==> run C: inputs <==
==> flow/design.v (excerpt) <==
module comp_mult_top #(
parameter NO_MULT   = 4     ,  
parameter APB_BADDR = 0     ,  
parameter SYS_AW    = 16    ,  
parameter REG_DW    = 16       
)(
input                    clk         ,  
input                    rst_n       ,  
input      [ SYS_AW-1:0] apb_paddr   ,  
input                    apb_psel    ,  
input                    apb_penable ,  
input                    apb_pwrite  ,  
input      [REG_DW -1:0] apb_pwdata  ,  
output                   apb_pready  ,  
output reg [REG_DW -1:0] apb_prdata  ,  
output reg               apb_pslverr ,  
output reg               mem_ce      ,  
output reg               mem_we      ,  
output reg [SYS_AW -1:0] mem_addr    ,  
output reg [     8 -1:0] mem_wr_data ,  
input      [     8 -1:0] mem_rd_data    
);
Settings: LEC_CHECK=0, ABC_AREA=0, CAP_MARGIN=5, CELL_PAD_IN_SITES_DETAIL_PLACEMENT=1, CORE_MARGIN=7, CORE_UTILIZATION=41, CTS_CLUSTER_SIZE=92, GPL_ROUTABILITY_DRIVEN=1, GPL_TIMING_DRIVEN=0, HOLD_SLACK_MARGIN=0.19, MAX_ROUTING_LAYER=met5, PLACE_DENSITY_LB_ADDON=0.17, SETUP_SLACK_MARGIN=0.67, SLEW_MARGIN=40; clock period 9.98 ns.
run.sh (not shown) runs the stock make flow with config.mk's settings and CLKGATE_MAP_FILE=.
==> run H: changes against run C <==
- ABC_AREA: 0 -> 1
- CAP_MARGIN: 5 -> 25
- CELL_PAD_IN_SITES_DETAIL_PLACEMENT: 1 -> default
- CORE_ASPECT_RATIO: default -> 1.88
- CORE_MARGIN: 7 -> 8
- CORE_UTILIZATION: 41 -> 72
- CTS_CLUSTER_DIAMETER: default -> 227
- CTS_CLUSTER_SIZE: 92 -> 98
- GPL_ROUTABILITY_DRIVEN: 1 -> 0
- GPL_TIMING_DRIVEN: 0 -> 1
- MAX_ROUTING_LAYER: met5 -> default
- PLACE_DENSITY_LB_ADDON: 0.17 -> 0.3
- SETUP_SLACK_MARGIN: 0.67 -> default
- SLEW_MARGIN: 40 -> 20
- TNS_END_PERCENT: default -> 20
==> run E: changes against run C <==
- ABC_AREA: 0 -> default
- CAP_MARGIN: 5 -> 20
- CELL_PAD_IN_SITES_DETAIL_PLACEMENT: 1 -> default
- CORE_MARGIN: 7 -> 2
- CORE_UTILIZATION: 41 -> 72
- CTS_CLUSTER_SIZE: 92 -> default
- GPL_ROUTABILITY_DRIVEN: 1 -> default
- GPL_TIMING_DRIVEN: 0 -> default
- HOLD_SLACK_MARGIN: 0.19 -> default
- MAX_ROUTING_LAYER: met5 -> default
- PLACE_DENSITY_LB_ADDON: 0.17 -> 0.25
- SETUP_SLACK_MARGIN: 0.67 -> default
- SLEW_MARGIN: 40 -> 20
==> flow/constraint.sdc (replaced) <==
create_clock -name core_clock -period 7.27 [get_ports {clk}]
set_input_delay 1.4540 -clock core_clock [delete_from_list [all_inputs] [get_ports {clk}]]
set_output_delay 1.4540 -clock core_clock [all_outputs]
set_load 0.01 [all_outputs]
==> run K: changes against run C <==
- ABC_AREA: 0 -> default
- CAP_MARGIN: 5 -> 20
- CELL_PAD_IN_SITES_DETAIL_PLACEMENT: 1 -> default
- CORE_MARGIN: 7 -> 2
- CORE_UTILIZATION: 41 -> 40
- CTS_CLUSTER_SIZE: 92 -> default
- GPL_ROUTABILITY_DRIVEN: 1 -> default
- GPL_TIMING_DRIVEN: 0 -> default
- HOLD_SLACK_MARGIN: 0.19 -> default
- MAX_ROUTING_LAYER: met5 -> default
- PLACE_DENSITY_LB_ADDON: 0.17 -> default
- SETUP_SLACK_MARGIN: 0.67 -> default
- SLEW_MARGIN: 40 -> 20
==> flow/constraint.sdc (replaced) <==
create_clock -name core_clock -period 10.0 [get_ports {clk}]
set_input_delay 2.0000 -clock core_clock [delete_from_list [all_inputs] [get_ports {clk}]]
set_output_delay 2.0000 -clock core_clock [all_outputs]
set_load 0.01 [all_outputs]
==> flow_summary.toml <==
# flow metrics
[finish]
fin_util_pct = 44.98
buffers = 127

[timing]
max_slew_margin_pct = 29.73
rsz0062_at_grt = "no"

[placed_design]
routabilityCongestion = 0.8798

[logic_synthesis]
topCombFamilyByArea = "adder cells"

[floorplan]
rows = 84

[outcome]
status = "finished clean"

[power_and_ir_drop]
ir_drop_mv = 0.1291
the above is filed under run K

==> flow_summary.toml <==
# flow metrics
[outcome]
status = "finished clean"

[finish]
buffers = 191
fin_util_pct = 46.83

[timing]
worst_pin_slew_ns = 0.8155
max_slew_margin_pct = 45.45
rsz0062_at_grt = "yes"

[power_and_ir_drop]
comb_power_share_pct = 43.4
ir_drop_mv = 0.1375

[logic_synthesis]
topCombFamilyByArea = "adder cells"
synthesis.instances = 2497

[placed_design]
routabilityCongestion = 0.9285

[global_route]
busiest_layer = "met2"

[floorplan]
rows = 83

[critical_path]
cp_slowest_cell = "fa_1"
the above is filed under run C

==> flow_summary.toml <==
# flow metrics
[outcome]
status = "finished clean"

[finish]
buffers = 105
fin_util_pct = 78.58
syn_to_final_growth_pct = 8.055

[power_and_ir_drop]
ir_drop_mv = 0.1348

[timing]
max_slew_margin_pct = 28.93
rsz0062_at_grt = "no"

[floorplan]
rows = 90

[critical_path]
slowest_delay_ns = 0.56

[logic_synthesis]
topCombFamilyByArea = "simple AND/OR/NAND/NOR gates"
yosysCellCount = 3367
the above is filed under run H

==> flow_summary.toml <==
# flow metrics
[outcome]
status = "failed layout checks"
so_faults = "negative setup slack"

[timing]
setup_violations = 12
max_slew_margin_pct = 23.85
rsz0062_at_grt = "yes"
fin_ws_ns = -0.7766

[placed_design]
routabilityCongestion = 0.9569

[finish]
fin_util_pct = 87.56

[logic_synthesis]
top_cell = "nor2_1"
topCombFamilyByArea = "adder cells"

[cts]
insertion_delay_ns = 0.47

[power_and_ir_drop]
ir_drop_mv = 0.1700
the above is filed under run E

